==> inputs of v25 <==
==> flow/design.v (excerpt) <==
module dct_4x4_core (
    input          clk,
    input          reset,
    input          i_valid,
    output         i_ready,
    input  [255:0] i_data,
    output         o_valid,
    input          o_ready,
    output [255:0] o_data
);
export LEC_CHECK = 0
export ABC_AREA = 1
export CAP_MARGIN = 0
export CORE_ASPECT_RATIO = 1.93
export CORE_MARGIN = 5
export CORE_UTILIZATION = 36
export CTS_CLUSTER_DIAMETER = 297
export PLACE_DENSITY_LB_ADDON = 0.21
export SETUP_SLACK_MARGIN = 0.7
export SLEW_MARGIN = 10
export TNS_END_PERCENT = 85
create_clock -name core_clock -period 7.98 [get_ports {clk}]
run.sh (not shown) runs the stock make flow with config.mk's settings and CLKGATE_MAP_FILE=.
==> v20 (differences from v25) <==
Settings changed: ABC_AREA 1 to unset, CAP_MARGIN 0 to 20, CORE_ASPECT_RATIO 1.93 to unset, CORE_MARGIN 5 to 2, CORE_UTILIZATION 36 to 72, CTS_CLUSTER_DIAMETER 297 to unset, PLACE_DENSITY set to 0.39, PLACE_DENSITY_LB_ADDON 0.21 to unset, SETUP_SLACK_MARGIN 0.7 to unset, SLEW_MARGIN 10 to 20, TNS_END_PERCENT 85 to unset.
==> flow/constraint.sdc (replaced) <==
create_clock -name core_clock -period 3.43 [get_ports {clk}]
set_input_delay 0.6860 -clock core_clock [delete_from_list [all_inputs] [get_ports {clk}]]
set_output_delay 0.6860 -clock core_clock [all_outputs]
set_load 0.01 [all_outputs]
==> v38 (differences from v25) <==
Settings changed: ABC_AREA 1 to unset, CAP_MARGIN 0 to 20, CORE_ASPECT_RATIO 1.93 to unset, CORE_MARGIN 5 to 2, CORE_UTILIZATION 36 to 40, CTS_CLUSTER_DIAMETER 297 to unset, PLACE_DENSITY set to 0.6, PLACE_DENSITY_LB_ADDON 0.21 to unset, SETUP_SLACK_MARGIN 0.7 to unset, SLEW_MARGIN 10 to 20, TNS_END_PERCENT 85 to unset.
==> flow/constraint.sdc (replaced) <==
create_clock -name core_clock -period 4.74 [get_ports {clk}]
set_input_delay 0.9480 -clock core_clock [delete_from_list [all_inputs] [get_ports {clk}]]
set_output_delay 0.9480 -clock core_clock [all_outputs]
set_load 0.01 [all_outputs]
==> summary of the runs <==
v20 failed in 5_1_grt. v38 finished with timing, DRC and antenna clean. v25 finished with timing, DRC and antenna clean.
Clock skew: v25 is lower than v38 (0.035 ns).
In v38 the core utilization is higher than in v25, by 5.2 points.
In flip-flop count, v38 and v25 do not differ.
Of v38 and v25, v38 has the higher first-iteration DRC count (gap about 8%, measured against v25).
In hold slack, v38 and v25 hardly differ.


==> try-xenon <==
==> flow/design.v <==
`timescale 1ns / 1ps
module valid_ready_FF #(
    parameter DATA_WIDTH = 128
)
(
    input clk,
    input reset,
    input                   i_valid,
    output                  i_ready,
    input  [DATA_WIDTH-1:0] i_data,
    output reg                  o_valid,
    input                       o_ready,
    output reg [DATA_WIDTH-1:0] o_data
);
    assign i_ready = o_ready | ~o_valid;
    always @(posedge clk) begin
        if(reset) begin
            o_valid <= 1'b0;
            o_data  <= 'd0;
        end
        else if(i_ready) begin
            o_valid <= i_valid;
            o_data  <= i_data;
        end
    end
endmodule
`timescale 1ns / 1ps
module dct_4x4 #(
    parameter PERF_OPT_ROW = 0,
    parameter PERF_OPT_COL = 0
)
(
    input clk,
    input reset,
    input          i_valid,
    output         i_ready,
    input  [255:0] i_data,
    output         o_valid,
    input          o_ready,
    output [255:0] o_data
);
    wire [127:0] i_data_128;
    wire         w_valid;
    wire         w_ready;
    wire [127:0] w_data;
    reg row_valid;
    reg col_valid;
    reg weight_valid;
    reg dct_valid;
    wire row_ready;
    wire col_ready;
    wire weight_ready;
    wire dct_ready;
    wire        [7:0] x[0:3][0:3];
    reg signed [11:0] row_out[0:3][0:3];
    reg signed [14:0] col_out[0:3][0:3];
    reg signed [19:0] weight_out[0:3][0:3];
    reg signed [15:0] dct_out[0:3][0:3];
    wire signed [5:0] coeff_A = 6'b0_00011;   
    wire signed [5:0] coeff_B = 6'b0_00101;   
    wire signed [5:0] coeff_C = 6'b0_01000;   
    genvar i,j;
    integer n, m;
    generate
        for(i=0; i<4; i=i+1) begin
            for(j=0; j<4; j=j+1) begin
                assign i_data_128[(32*i+8*j)+:8] = i_data[(64*i+16*j)+:8];
            end
        end
    endgenerate
    valid_ready_FF #(128) u_valid_ready_FF(
        clk, reset, i_valid, i_ready, i_data_128, w_valid, w_ready, w_data
    );
    generate
        for(i=0; i<4; i=i+1) begin
            for(j=0; j<4; j=j+1) begin
                assign x[i][j] = w_data[127-(32*i+8*j)-:8];
            end
        end
    endgenerate
    generate
    if(~PERF_OPT_ROW) begin
        assign w_ready = row_ready | ~row_valid;
        always @(posedge clk) begin
            if(reset) begin
                row_valid <= 'd0;
                for(n=0; n<4; n=n+1) begin
                    for(m=0; m<4; m=m+1) begin
                        row_out[n][m] <= 'd0;
                    end
                end
            end
            else if(w_ready) begin
                row_valid <= w_valid;
                row_out[0][0] <= x[0][0] + x[1][0] + x[2][0] + x[3][0];
                row_out[0][1] <= x[0][1] + x[1][1] + x[2][1] + x[3][1];
                row_out[0][2] <= x[0][2] + x[1][2] + x[2][2] + x[3][2];
                row_out[0][3] <= x[0][3] + x[1][3] + x[2][3] + x[3][3];
                row_out[1][0] <= (x[0][0]<<1) + x[1][0] - x[2][0] - (x[3][0]<<1);
                row_out[1][1] <= (x[0][1]<<1) + x[1][1] - x[2][1] - (x[3][1]<<1);
                row_out[1][2] <= (x[0][2]<<1) + x[1][2] - x[2][2] - (x[3][2]<<1);
                row_out[1][3] <= (x[0][3]<<1) + x[1][3] - x[2][3] - (x[3][3]<<1);
                row_out[2][0] <= x[0][0] - x[1][0] - x[2][0] + x[3][0];
                row_out[2][1] <= x[0][1] - x[1][1] - x[2][1] + x[3][1];
                row_out[2][2] <= x[0][2] - x[1][2] - x[2][2] + x[3][2];
                row_out[2][3] <= x[0][3] - x[1][3] - x[2][3] + x[3][3];
                row_out[3][0] <= x[0][0] - (x[1][0]<<1) + (x[2][0]<<1) - x[3][0];
                row_out[3][1] <= x[0][1] - (x[1][1]<<1) + (x[2][1]<<1) - x[3][1];
                row_out[3][2] <= x[0][2] - (x[1][2]<<1) + (x[2][2]<<1) - x[3][2];
                row_out[3][3] <= x[0][3] - (x[1][3]<<1) + (x[2][3]<<1) - x[3][3];
            end
        end
    end
    else if(PERF_OPT_ROW) begin
        assign w_ready = row_ready;
        always @(*) begin
            row_valid = w_valid;
            row_out[0][0] = x[0][0] + x[1][0] + x[2][0] + x[3][0];
            row_out[0][1] = x[0][1] + x[1][1] + x[2][1] + x[3][1];
            row_out[0][2] = x[0][2] + x[1][2] + x[2][2] + x[3][2];
            row_out[0][3] = x[0][3] + x[1][3] + x[2][3] + x[3][3];
            row_out[1][0] = (x[0][0]<<1) + x[1][0] - x[2][0] - (x[3][0]<<1);
            row_out[1][1] = (x[0][1]<<1) + x[1][1] - x[2][1] - (x[3][1]<<1);
            row_out[1][2] = (x[0][2]<<1) + x[1][2] - x[2][2] - (x[3][2]<<1);
            row_out[1][3] = (x[0][3]<<1) + x[1][3] - x[2][3] - (x[3][3]<<1);
            row_out[2][0] = x[0][0] - x[1][0] - x[2][0] + x[3][0];
            row_out[2][1] = x[0][1] - x[1][1] - x[2][1] + x[3][1];
            row_out[2][2] = x[0][2] - x[1][2] - x[2][2] + x[3][2];
            row_out[2][3] = x[0][3] - x[1][3] - x[2][3] + x[3][3];
            row_out[3][0] = x[0][0] - (x[1][0]<<1) + (x[2][0]<<1) - x[3][0];
            row_out[3][1] = x[0][1] - (x[1][1]<<1) + (x[2][1]<<1) - x[3][1];
            row_out[3][2] = x[0][2] - (x[1][2]<<1) + (x[2][2]<<1) - x[3][2];
            row_out[3][3] = x[0][3] - (x[1][3]<<1) + (x[2][3]<<1) - x[3][3];
        end
    end
    endgenerate
    generate
    if(~PERF_OPT_COL) begin
        assign row_ready = col_ready | ~col_valid;
        always @(posedge clk) begin
            if(reset) begin
                col_valid <= 'd0;
                for(n=0; n<4; n=n+1) begin
                    for(m=0; m<4; m=m+1) begin
                        col_out[n][m] <= 'd0;
                    end
                end
            end
            else if(row_ready) begin
                col_valid <= row_valid;
                col_out[0][0] <= row_out[0][0] + row_out[0][1] + row_out[0][2] + row_out[0][3];
                col_out[1][0] <= row_out[1][0] + row_out[1][1] + row_out[1][2] + row_out[1][3];
                col_out[2][0] <= row_out[2][0] + row_out[2][1] + row_out[2][2] + row_out[2][3];
                col_out[3][0] <= row_out[3][0] + row_out[3][1] + row_out[3][2] + row_out[3][3];
                col_out[0][1] <= (row_out[0][0]<<1) + row_out[0][1] - row_out[0][2] - (row_out[0][3]<<1);
                col_out[1][1] <= (row_out[1][0]<<1) + row_out[1][1] - row_out[1][2] - (row_out[1][3]<<1);
                col_out[2][1] <= (row_out[2][0]<<1) + row_out[2][1] - row_out[2][2] - (row_out[2][3]<<1);
                col_out[3][1] <= (row_out[3][0]<<1) + row_out[3][1] - row_out[3][2] - (row_out[3][3]<<1);
                col_out[0][2] <= row_out[0][0] - row_out[0][1] - row_out[0][2] + row_out[0][3];
                col_out[1][2] <= row_out[1][0] - row_out[1][1] - row_out[1][2] + row_out[1][3];
                col_out[2][2] <= row_out[2][0] - row_out[2][1] - row_out[2][2] + row_out[2][3];
                col_out[3][2] <= row_out[3][0] - row_out[3][1] - row_out[3][2] + row_out[3][3];
                col_out[0][3] <= row_out[0][0] - (row_out[0][1]<<1) + (row_out[0][2]<<1) - row_out[0][3];
                col_out[1][3] <= row_out[1][0] - (row_out[1][1]<<1) + (row_out[1][2]<<1) - row_out[1][3];
                col_out[2][3] <= row_out[2][0] - (row_out[2][1]<<1) + (row_out[2][2]<<1) - row_out[2][3];
                col_out[3][3] <= row_out[3][0] - (row_out[3][1]<<1) + (row_out[3][2]<<1) - row_out[3][3];
            end
        end
    end
    else if(PERF_OPT_COL) begin
        assign row_ready = col_ready;
        always @(*) begin
            col_valid = row_valid;
            col_out[0][0] = row_out[0][0] + row_out[0][1] + row_out[0][2] + row_out[0][3];
            col_out[1][0] = row_out[1][0] + row_out[1][1] + row_out[1][2] + row_out[1][3];
            col_out[2][0] = row_out[2][0] + row_out[2][1] + row_out[2][2] + row_out[2][3];
            col_out[3][0] = row_out[3][0] + row_out[3][1] + row_out[3][2] + row_out[3][3];
            col_out[0][1] = (row_out[0][0]<<1) + row_out[0][1] - row_out[0][2] - (row_out[0][3]<<1);
            col_out[1][1] = (row_out[1][0]<<1) + row_out[1][1] - row_out[1][2] - (row_out[1][3]<<1);
            col_out[2][1] = (row_out[2][0]<<1) + row_out[2][1] - row_out[2][2] - (row_out[2][3]<<1);
            col_out[3][1] = (row_out[3][0]<<1) + row_out[3][1] - row_out[3][2] - (row_out[3][3]<<1);
            col_out[0][2] = row_out[0][0] - row_out[0][1] - row_out[0][2] + row_out[0][3];
            col_out[1][2] = row_out[1][0] - row_out[1][1] - row_out[1][2] + row_out[1][3];
            col_out[2][2] = row_out[2][0] - row_out[2][1] - row_out[2][2] + row_out[2][3];
            col_out[3][2] = row_out[3][0] - row_out[3][1] - row_out[3][2] + row_out[3][3];
            col_out[0][3] = row_out[0][0] - (row_out[0][1]<<1) + (row_out[0][2]<<1) - row_out[0][3];
            col_out[1][3] = row_out[1][0] - (row_out[1][1]<<1) + (row_out[1][2]<<1) - row_out[1][3];
            col_out[2][3] = row_out[2][0] - (row_out[2][1]<<1) + (row_out[2][2]<<1) - row_out[2][3];
            col_out[3][3] = row_out[3][0] - (row_out[3][1]<<1) + (row_out[3][2]<<1) - row_out[3][3];
        end
    end
    endgenerate
    assign col_ready = weight_ready | ~weight_valid;
    always @(posedge clk) begin
        if(reset) begin
            weight_valid <= 'd0;
            for(n=0; n<4; n=n+1) begin
                for(m=0; m<4; m=m+1) begin
                    weight_out[n][m] <= 'd0;
                end
            end
        end
        else if(col_ready) begin
            weight_valid <= col_valid;
            weight_out[0][0] <= coeff_C * col_out[0][0];
            weight_out[0][1] <= coeff_B * col_out[0][1];
            weight_out[0][2] <= coeff_C * col_out[0][2];
            weight_out[0][3] <= coeff_B * col_out[0][3];
            weight_out[1][0] <= coeff_B * col_out[1][0];
            weight_out[1][1] <= coeff_A * col_out[1][1];
            weight_out[1][2] <= coeff_B * col_out[1][2];
            weight_out[1][3] <= coeff_A * col_out[1][3];
            weight_out[2][0] <= coeff_C * col_out[2][0];
            weight_out[2][1] <= coeff_B * col_out[2][1];
            weight_out[2][2] <= coeff_C * col_out[2][2];
            weight_out[2][3] <= coeff_B * col_out[2][3];
            weight_out[3][0] <= coeff_B * col_out[3][0];
            weight_out[3][1] <= coeff_A * col_out[3][1];
            weight_out[3][2] <= coeff_B * col_out[3][2];
            weight_out[3][3] <= coeff_A * col_out[3][3];
        end
    end
    assign dct_ready    = o_ready;
    assign weight_ready = dct_ready | ~dct_valid;
    always @(posedge clk) begin
        if(reset) begin
            dct_valid <= 'd0;
            for(n=0; n<4; n=n+1) begin
                for(m=0; m<4; m=m+1) begin
                    dct_out[n][m] <= 'd0;
                end
            end
        end
        else if(weight_ready) begin
            dct_valid <= weight_valid;
            dct_out[0][0] <= {weight_out[0][0][19], weight_out[0][0][15:5], weight_out[0][0][4:1]};
            dct_out[0][1] <= {weight_out[0][1][19], weight_out[0][1][15:5], weight_out[0][1][4:1]};
            dct_out[0][2] <= {weight_out[0][2][19], weight_out[0][2][15:5], weight_out[0][2][4:1]};
            dct_out[0][3] <= {weight_out[0][3][19], weight_out[0][3][15:5], weight_out[0][3][4:1]};
            dct_out[1][0] <= {weight_out[1][0][19], weight_out[1][0][15:5], weight_out[1][0][4:1]};
            dct_out[1][1] <= {weight_out[1][1][19], weight_out[1][1][15:5], weight_out[1][1][4:1]};
            dct_out[1][2] <= {weight_out[1][2][19], weight_out[1][2][15:5], weight_out[1][2][4:1]};
            dct_out[1][3] <= {weight_out[1][3][19], weight_out[1][3][15:5], weight_out[1][3][4:1]};
            dct_out[2][0] <= {weight_out[2][0][19], weight_out[2][0][15:5], weight_out[2][0][4:1]};
            dct_out[2][1] <= {weight_out[2][1][19], weight_out[2][1][15:5], weight_out[2][1][4:1]};
            dct_out[2][2] <= {weight_out[2][2][19], weight_out[2][2][15:5], weight_out[2][2][4:1]};
            dct_out[2][3] <= {weight_out[2][3][19], weight_out[2][3][15:5], weight_out[2][3][4:1]};
            dct_out[3][0] <= {weight_out[3][0][19], weight_out[3][0][15:5], weight_out[3][0][4:1]};
            dct_out[3][1] <= {weight_out[3][1][19], weight_out[3][1][15:5], weight_out[3][1][4:1]};
            dct_out[3][2] <= {weight_out[3][2][19], weight_out[3][2][15:5], weight_out[3][2][4:1]};
            dct_out[3][3] <= {weight_out[3][3][19], weight_out[3][3][15:5], weight_out[3][3][4:1]};
        end
    end
    assign o_valid = dct_valid;
    assign o_data = {
        dct_out[0][0], dct_out[0][1], dct_out[0][2], dct_out[0][3],
        dct_out[1][0], dct_out[1][1], dct_out[1][2], dct_out[1][3],
        dct_out[2][0], dct_out[2][1], dct_out[2][2], dct_out[2][3],
        dct_out[3][0], dct_out[3][1], dct_out[3][2], dct_out[3][3]
    };
endmodule
`timescale 1ns / 1ps
module dct_4x4_core (
    input          clk,
    input          reset,
    input          i_valid,
    output         i_ready,
    input  [255:0] i_data,
    output         o_valid,
    input          o_ready,
    output [255:0] o_data
);
    dct_4x4 #(
        .PERF_OPT_ROW(1),
        .PERF_OPT_COL(1)
    ) u_dct_4x4 (
        .clk    (clk),
        .reset  (reset),
        .i_valid(i_valid),
        .i_ready(i_ready),
        .i_data (i_data),
        .o_valid(o_valid),
        .o_ready(o_ready),
        .o_data (o_data)
    );
endmodule
==> flow/run.sh <==
#!/bin/bash
# the make line also repeats each setting of config.mk as NAME=value (left out here)
make -C /OpenROAD-flow-scripts/flow DESIGN_CONFIG=/design/flow/config.mk WORK_HOME=/design/flow/orfs CLKGATE_MAP_FILE= finish
==> flow/config.mk <==
export PLATFORM = sky130hd
export DESIGN_NAME = dct_4x4_core
export DESIGN_NICKNAME = dct_4x4_core
export VERILOG_FILES = /design/flow/design.v
export SDC_FILE = /design/flow/constraint.sdc
export NUM_CORES = 4
export LEC_CHECK = 0
export ABC_AREA = 1
export CAP_MARGIN = 20
export CELL_PAD_IN_SITES_DETAIL_PLACEMENT = 1
export CELL_PAD_IN_SITES_GLOBAL_PLACEMENT = 3
export CORE_MARGIN = 2
export CORE_UTILIZATION = 65
export CTS_CLUSTER_DIAMETER = 43
export CTS_CLUSTER_SIZE = 69
export HOLD_SLACK_MARGIN = 0.25
export MAX_ROUTING_LAYER = met4
export MIN_ROUTING_LAYER = met2
export PLACE_DENSITY_LB_ADDON = 0.28
export SETUP_SLACK_MARGIN = 0.34
export SLEW_MARGIN = 0
==> flow/constraint.sdc <==
create_clock -name core_clock -period 3.43 [get_ports {clk}]
set_input_delay 0.6860 -clock core_clock [delete_from_list [all_inputs] [get_ports {clk}]]
set_output_delay 0.6860 -clock core_clock [all_outputs]
set_load 0.01 [all_outputs]
==> try-maple (differences from try-xenon) <==
==> flow/config.mk (replaced) <==
export PLATFORM = sky130hd
export DESIGN_NAME = dct_4x4_core
export DESIGN_NICKNAME = dct_4x4_core
export VERILOG_FILES = /design/flow/design.v
export SDC_FILE = /design/flow/constraint.sdc
export NUM_CORES = 4
export LEC_CHECK = 0
export CAP_MARGIN = 20
export CORE_MARGIN = 2
export CORE_UTILIZATION = 40
export PLACE_DENSITY = 0.6
export SETUP_SLACK_MARGIN = 0.72
export SLEW_MARGIN = 20
==> flow/constraint.sdc (replaced) <==
create_clock -name core_clock -period 4.74 [get_ports {clk}]
set_input_delay 0.9480 -clock core_clock [delete_from_list [all_inputs] [get_ports {clk}]]
set_output_delay 0.9480 -clock core_clock [all_outputs]
set_load 0.01 [all_outputs]
==> try-cedar (differences from try-xenon) <==
==> flow/config.mk (replaced) <==
export PLATFORM = sky130hd
export DESIGN_NAME = dct_4x4_core
export DESIGN_NICKNAME = dct_4x4_core
export VERILOG_FILES = /design/flow/design.v
export SDC_FILE = /design/flow/constraint.sdc
export NUM_CORES = 4
export LEC_CHECK = 0
export CAP_MARGIN = 20
export CORE_MARGIN = 2
export CORE_UTILIZATION = 72
export CTS_CLUSTER_DIAMETER = 252
export HOLD_SLACK_MARGIN = -0.08
export MAX_ROUTING_LAYER = met4
export SETUP_SLACK_MARGIN = 0.34
export SLEW_MARGIN = 20
==> flow/constraint.sdc (replaced) <==
create_clock -name core_clock -period 4.04 [get_ports {clk}]
set_input_delay 0.8080 -clock core_clock [delete_from_list [all_inputs] [get_ports {clk}]]
set_output_delay 0.8080 -clock core_clock [all_outputs]
set_load 0.01 [all_outputs]
==> try-amber (differences from try-xenon) <==
==> flow/config.mk (replaced) <==
export PLATFORM = sky130hd
export DESIGN_NAME = dct_4x4_core
export DESIGN_NICKNAME = dct_4x4_core
export VERILOG_FILES = /design/flow/design.v
export SDC_FILE = /design/flow/constraint.sdc
export NUM_CORES = 4
export LEC_CHECK = 0
export CAP_MARGIN = 20
export CORE_MARGIN = 2
export CORE_UTILIZATION = 72
export CTS_CLUSTER_DIAMETER = 288
export CTS_CLUSTER_SIZE = 98
export PLACE_DENSITY = 0.39
export SLEW_MARGIN = 20
==> flow/constraint.sdc (replaced) <==
create_clock -name core_clock -period 3.27 [get_ports {clk}]
set_input_delay 0.6540 -clock core_clock [delete_from_list [all_inputs] [get_ports {clk}]]
set_output_delay 0.6540 -clock core_clock [all_outputs]
set_load 0.01 [all_outputs]
==> results <==
| item | try-cedar | try-maple | try-amber | try-xenon |
|---|---|---|---|---|
| Standard cell core area | 105,300 um2 | 190,000 um2 | 105,300 um2 | 124,000 um2 |
| Final weighted congestion in routability-driven placement | 1.047 | 0.9373 | 1.071 | - |
| Number of multi-input logic gates | 7,013 | 7,013 | - | - |
| Area fraction in xor and xnor cells | 5.518% | 5.518% | 5.518% | 3.856% |
| Logic share of the area | 60.34% | 59.09% | - | - |
| Met2 WL | 114.0 mm | 100.8 mm | - | - |
| Crit path depth | 20 | 18 | - | - |
| Setup skew after layout | 0.05098 ns | 0.06052 ns | - | - |
| Final period utilization | 109.9% | 86.43% | - | - |
| Launching element type of the critical path | flop | flop | - | - |
| Result of the run | finished with violations | timing/DRC/antenna clean | aborted with a tool error | aborted with a tool error |
| Last stage reached | - | - | global routing | global placement without I/O |
| Layout check failures | negative setup slack | - | - | - |
| Setup violations, final | 15 | 0 | - | - |
| Highest attainable clock frequency | 225.2 MHz | 244.1 MHz | - | - |
| Number of tap cells inserted | 1,391 | 2,511 | - | - |
| Post-route cell area | 89,900 um2 | 89,040 um2 | - | - |
| Area share of fa/ha/maj cells after synthesis | 27.50% | 27.50% | 27.50% | 25.82% |
| Crit path DAT | 5.11 ns | 4.76 ns | - | - |
| CP endpoint | u_dct_4x4.col_out[6][14] | u_dct_4x4.col_out[6][13] | - | - |
| Share of synthesized area spent on multiplexers | 0.2934% | 0.2934% | 0.2934% | 0% |
| Post CTS Setup Buffer Count | 62 | 28 | 180 | - |
| Met1 WL | 99.34 mm | 122.0 mm | - | - |
| Max-capacitance violation count | 0 | 0 | - | - |
| Largest class | logic gates | logic gates | - | - |
